## run A
// mul
module mul(
    input  wire        clk,
    input  wire        rst,
    input  wire [63:0] lm,
    input  wire [63:0] rm,
    input  wire [1:0]  Data_type,
    output reg  [19:0] mul_out
);
==> flow/config.mk <==
export PLATFORM = sky130hd
export DESIGN_NAME = mul
export DESIGN_NICKNAME = mul
export VERILOG_FILES = /design/flow/design.v
export SDC_FILE = /design/flow/constraint.sdc
export NUM_CORES = 4
export LEC_CHECK = 0
export ABC_AREA = 1
export CAP_MARGIN = 30
export CORE_MARGIN = 2
export CORE_UTILIZATION = 72
export CTS_CLUSTER_DIAMETER = 227
export CTS_CLUSTER_SIZE = 15
export GPL_ROUTABILITY_DRIVEN = 0
export HOLD_SLACK_MARGIN = 0.29
export PLACE_DENSITY_LB_ADDON = 0.01
export SETUP_SLACK_MARGIN = 0.46
export SLEW_MARGIN = 40
==> flow/constraint.sdc <==
create_clock -name core_clock -period 1.75 [get_ports {clk}]
set_input_delay 0.3500 -clock core_clock [delete_from_list [all_inputs] [get_ports {clk}]]
set_output_delay 0.3500 -clock core_clock [all_outputs]
set_load 0.01 [all_outputs]
run.sh (not shown) runs the stock make flow with config.mk's settings and CLKGATE_MAP_FILE=.
Stage in which a tool error killed run A: detailed placement.
## Diff of input files: run B against run A
- removing CTS_CLUSTER_SIZE (formerly 15)
- removing PLACE_DENSITY_LB_ADDON (formerly 0.01)
- removing GPL_ROUTABILITY_DRIVEN (formerly 0)
- removing HOLD_SLACK_MARGIN (formerly 0.29)
- removing ABC_AREA (formerly 1)
- changing SLEW_MARGIN from 40 to 20
- changing CAP_MARGIN from 30 to 20
- changing CORE_UTILIZATION from 72 to 65
- removing SETUP_SLACK_MARGIN (formerly 0.46)
- removing CTS_CLUSTER_DIAMETER (formerly 227)
- changing the clock period (ns, I/O delays scaled along) from 1.75 to 5.26
==> results <==
- In run B, area of the mapped netlist is higher than in run A.
- Run B ends up with a fraction of synthesized cell area in xor and xnor cells that is 4.2 points higher than in run A.
- | run B | all stages done | FAIL | negative setup slack |
- When run B is measured against run A, its die extent in x turns out about 9% higher.
- Post-synthesis chip area from yosys went up by a little under 10% going from run A to run B.
- Delta(synthesized cell count, run B - run A) < 0
- Diff run B and run A: area share of and-or/or-and cells after synthesis higher in run B
Edits applied to the flow inputs when going from run B to run C:
- swapping 65 for 70 in CORE_UTILIZATION
- putting PLACE_DENSITY at 0.64 where nothing was set
- putting CTS_CLUSTER_SIZE at 34 where nothing was set
## What came out
| row count | run C vs run B | 4.1% lower |. Relative to run B, final weighted congestion in routability-driven placement increased by 7.4% in run C. On simple-gate area share of the yosys netlist, run B and run C are neck and neck. Row effective utilization at floorplan: run C higher / run B lower. Run status, run C: aborted in global routing, error GRT-0232. Post-placement cell count ended up about 1.1% lower on run C than on run B. Going from run B to run C, worst slack at placement decreased by 0.25 ns relative to the old numbers; core box area -7.6%.
--- input diff run C..run D ---
- MAX_ROUTING_LAYER newly set to met4
- TNS_END_PERCENT newly set to 5
- PLACE_DENSITY changed from 0.64 to 0.65
- CTS_CLUSTER_SIZE changed from 34 to 37
- the clock period (ns, I/O delays scaled along) changed from 5.26 to 5.7
Notes after the runs:
- Of run C and run D, only run C fails to reach the end of the flow.
- As the logs show, run C stopped at global routing after a tool error, so it never reached the end of the flow.
- What the final checks of run D revealed, after a flow that finished every stage, was a layout that fails on negative setup slack.
- Going from run C to run D, number of placed cells counting well taps now smaller; pre-CTS worst setup slack now larger; fraction of the core area occupied by cells at floorplan comparable; number of buffers added for setup after CTS now smaller; count of buffers from port buffering comparable.

* * *

alpha:
mul again, from the RTL that the note above started with.
Settings: LEC_CHECK=0, CAP_MARGIN=20, CORE_MARGIN=10, CORE_UTILIZATION=65, CTS_CLUSTER_DIAMETER=245, CTS_CLUSTER_SIZE=95, PLACE_DENSITY=0.76, SLEW_MARGIN=20, TNS_END_PERCENT=5; clock period 6.5 ns.
alpha | status: complete | timing, DRC, antenna: pass
Inputs modified between alpha and beta:
Settings: CTS_CLUSTER_DIAMETER changed from 245 to 293; TNS_END_PERCENT removed (was 5); PLACE_DENSITY removed (was 0.76); HOLD_SLACK_MARGIN newly set to -0.09; CORE_MARGIN changed from 10 to 2; CORE_UTILIZATION changed from 65 to 34; CTS_CLUSTER_SIZE changed from 95 to 99.
### Flow results
Looking at worst hold path depth, beta sits 1 higher than alpha does.
pp_reg[6][3] as the critical path endpoint was reported by beta, and pp_reg[1][15] by alpha.
Looking only at wire length of the first global-routing pass, and setting everything else aside, the higher value of alpha and beta goes to beta.
On proportion of power drawn by combinational gates, the lower figure sits with alpha, not beta.
Edits applied to the flow inputs when going from beta to gamma:
Settings: putting TNS_END_PERCENT at 20 where nothing was set; swapping 34 for 60 in CORE_UTILIZATION; putting CORE_ASPECT_RATIO at 0.5 where nothing was set.
Results
Of gamma and beta, it is gamma that has the lower setup slack.
Relative to beta, the achievable clock frequency measured on gamma has decreased slightly.
In the metrics for gamma and beta, the one carrying the higher met3 demand-to-capacity share in global routing is gamma.
Compared with beta, in gamma die boundary width up 24 um; row count down 63.
Looking at total internal power across both flows, gamma is the stronger of the two, with beta trailing.
Lower count of clock-buffer cells in the layout was reported by gamma, not beta.
Of the two values seen for critical path capture point, pp_reg[6][3] was produced by beta and pp_reg[4][4] by gamma.
Changes in delta relative to gamma:
Settings: PLACE_DENSITY: unset -> 0.76; HOLD_SLACK_MARGIN: -0.09 -> unset; CTS_CLUSTER_SIZE: 99 -> 95; CTS_CLUSTER_DIAMETER: 293 -> 245; CAP_MARGIN: 20 -> 35; TNS_END_PERCENT: 20 -> 5; CORE_MARGIN: 2 -> 10; MAX_ROUTING_LAYER: unset -> met4; CORE_UTILIZATION: 60 -> 65.
[summary]
delta went all the way through the flow, and no timing, DRC or antenna check failed.
delta packs its core more tightly than gamma.
Post-DP HPWL of delta falls short of that of gamma slightly.
Side by side, cell row count turned out lower in delta than in gamma.
Post-layout total power ends up higher on delta.
Instance area at placement ended up about 0.6% lower on delta than on gamma.
Worst slew margin relative to its limit | delta above gamma
delta gives more global-route wire length before repair than gamma did.
Compared with gamma, delta shows count of buffers not belonging to the clock network in the layout that has gone down by a few percent.
Relative to gamma, sequential share of power has gone down in delta.
Here is what was changed in the inputs of epsilon compared with delta.
Settings: MAX_ROUTING_LAYER: met4 -> unset; PLACE_DENSITY: 0.76 -> 0.35; CAP_MARGIN: 35 -> 0.
Cmp delta and epsilon / global routing usage on met1 / lower: delta
On final hold slack, delta and epsilon are neck and neck.
Against delta, total net switching power in epsilon fell slightly.
Measured against each other, delta and epsilon differ in depth of the critical timing path with buffers and inverters included, the higher figure coming from epsilon.

* * *

mul again, from the RTL that the note above started with.
==> flow/design.v (excerpt) <==
module mul(
    input  wire        clk,
    input  wire        rst,
    input  wire [63:0] lm,
    input  wire [63:0] rm,
    input  wire [1:0]  Data_type,
    output reg  [19:0] mul_out
);
make LEC_CHECK=0 CAP_MARGIN=20 CORE_MARGIN=2 CORE_UTILIZATION=66 CTS_CLUSTER_DIAMETER=287 CTS_CLUSTER_SIZE=99 SLEW_MARGIN=20 finish   # period 5.47 ns
The first run produced a layout that fails on negative setup slack.
Then changed:
CTS_CLUSTER_DIAMETER = not set   (was 287)
CTS_CLUSTER_SIZE = not set   (was 99)
clock period = 5.32 ns   (was 5.47 ns; I/O delays follow)
What happened: The new run completed and failed the layout checks on negative setup slack; core utilization increases by 2.3 points; via count increases by 5.8%; total power increases by 18%; register-to-register slack loses 0.83 ns; sequential cell count is unchanged; count of clock-buffer cells in the layout is unchanged; combinational power increases by 20%.

* * *

== wip/quartz ==
Starting RTL as in the previous note.
export LEC_CHECK = 0
export CAP_MARGIN = 20
export CORE_MARGIN = 2
export CORE_UTILIZATION = 67
export CTS_CLUSTER_DIAMETER = 356
export CTS_CLUSTER_SIZE = 100
export PLACE_DENSITY = 0.36
export SLEW_MARGIN = 20
export TNS_END_PERCENT = 10
create_clock -name core_clock -period 3.32 [get_ports {clk}]
Flow for wip/quartz halted at global routing, error code GRT-0232.
diff inputs: wip/quartz => wip/juniper
Settings: CORE_UTILIZATION: 67 -> 69; PLACE_DENSITY: 0.36 -> unset; TNS_END_PERCENT: 10 -> unset; CTS_CLUSTER_SIZE: 100 -> unset; CTS_CLUSTER_DIAMETER: 356 -> unset; the clock period (ns, I/O delays scaled along): 3.32 -> 6.26.
### Flow results
- Looking at the logs for wip/juniper and wip/quartz, the single run that did not finish was wip/quartz.
- The log for wip/quartz ends in global routing with error GRT-0232, so the run never completed.
- wip/juniper ends up with a worst slack at placement that is 2.33 ns higher than in wip/quartz.
- Higher setup fix buffers added after clock tree synthesis was reported by wip/quartz, not wip/juniper.
- The total die size in wip/juniper sits about 3% below the value recorded for wip/quartz.

* * *

Starting RTL as in the previous note.
// mul
module mul(
    input  wire        clk,
    input  wire        rst,
    input  wire [63:0] lm,
    input  wire [63:0] rm,
    input  wire [1:0]  Data_type,
    output reg  [19:0] mul_out
);
Settings: LEC_CHECK=0, CAP_MARGIN=20, CELL_PAD_IN_SITES_DETAIL_PLACEMENT=0, CELL_PAD_IN_SITES_GLOBAL_PLACEMENT=0, CORE_ASPECT_RATIO=1.4, CORE_MARGIN=2, CORE_UTILIZATION=72, CTS_CLUSTER_DIAMETER=337, CTS_CLUSTER_SIZE=37, GPL_ROUTABILITY_DRIVEN=1, PLACE_DENSITY=0.65, SLEW_MARGIN=20, TNS_END_PERCENT=50; clock period 5.44 ns.
The starting point never finished: it broke off in 5_1_grt.
Then changed:
- CELL_PAD_IN_SITES_DETAIL_PLACEMENT: 0 -> unset
- CELL_PAD_IN_SITES_GLOBAL_PLACEMENT: 0 -> unset
- CORE_ASPECT_RATIO: 1.4 -> unset
- CORE_UTILIZATION: 72 -> 57
- CTS_CLUSTER_DIAMETER: 337 -> unset
- GPL_ROUTABILITY_DRIVEN: 1 -> unset
- PLACE_DENSITY: 0.65 -> unset
- TNS_END_PERCENT: 50 -> unset
- clock period: 5.44 -> 5.12 ns (I/O delays scaled with it)
Result: The new run completed and failed the layout checks on setup timing; area after synthesis stays the same; die area grows by about 26%; synthesized cell count does not change.
Then changed:
- CORE_UTILIZATION: 57 -> 40
- CTS_CLUSTER_SIZE: 37 -> unset
- clock period: 5.12 -> 6.5 ns (I/O delays scaled with it)
Effect: This time the run completed with no timing, DRC or antenna violations. Power decreases by about 37%. Count of clock-buffer cells in the layout is unchanged. Synthesized cell count does not change. Sequential share of layout area climbs by 1.1 points. Non-clock buffer count shrinks by 1116. Via count is lower by 12%. Sequential power decreases by 24%. Combinational power went down by about 40%.
Then changed:
- CAP_MARGIN: 20 -> 15
- CORE_ASPECT_RATIO: unset -> 0.5
- CORE_UTILIZATION: 40 -> 60
- CTS_CLUSTER_DIAMETER: unset -> 293
- CTS_CLUSTER_SIZE: unset -> 91
- HOLD_SLACK_MARGIN: unset -> -0.09
- PLACE_DENSITY: unset -> 0.39
- TNS_END_PERCENT: unset -> 20
The changed run ran to the end with no violations.
Combinational power climbs by about 3%.
Maximum frequency is about the same.
Global-route usage climbs by 12 points.
Count of clock-buffer cells in the layout is unchanged.
Then changed:
- CAP_MARGIN: 15 -> 0
- CORE_ASPECT_RATIO: 0.5 -> unset
- CORE_MARGIN: 2 -> 10
- CORE_UTILIZATION: 60 -> 65
- CTS_CLUSTER_DIAMETER: 293 -> 245
- CTS_CLUSTER_SIZE: 91 -> 95
- HOLD_SLACK_MARGIN: -0.09 -> unset
- TNS_END_PERCENT: 20 -> 5
Result:
- utilization goes up by 4.8 points
- worst setup slack is better by 7.2 ps
- wire length falls by 3.1%
- register-to-register slack improves by 120 ps
- clock skew barely changes
- total power came out lower by 4.7%
- clock-buffer cell count does not change
- cell count came out lower by 1.4%
- global-route usage drops by 2.9 points
- clock power is lower by about 3%
- sequential power went up by about 4%
Then changed:
- CAP_MARGIN: 0 -> 20
- CELL_PAD_IN_SITES_DETAIL_PLACEMENT: unset -> 2
- CELL_PAD_IN_SITES_GLOBAL_PLACEMENT: unset -> 1
- CORE_MARGIN: 10 -> 4
- CORE_UTILIZATION: 65 -> 26
- CTS_CLUSTER_DIAMETER: 245 -> unset
- CTS_CLUSTER_SIZE: 95 -> unset
- GPL_ROUTABILITY_DRIVEN: unset -> 0
- HOLD_SLACK_MARGIN: unset -> 0.16
- MAX_ROUTING_LAYER: unset -> met4
- PLACE_DENSITY: 0.39 -> 0.66
- SETUP_SLACK_MARGIN: unset -> 1.17
Result:
- This time the run ran to the end with violations: setup timing
- die area climbs by 120%
- first-iteration DRC count climbs by 1.9%
- cell count climbs by 23%
- routed wire length climbs by 92%
- design area climbs by 13%
No activity file was given, so power comes from the tool's default toggle rates.
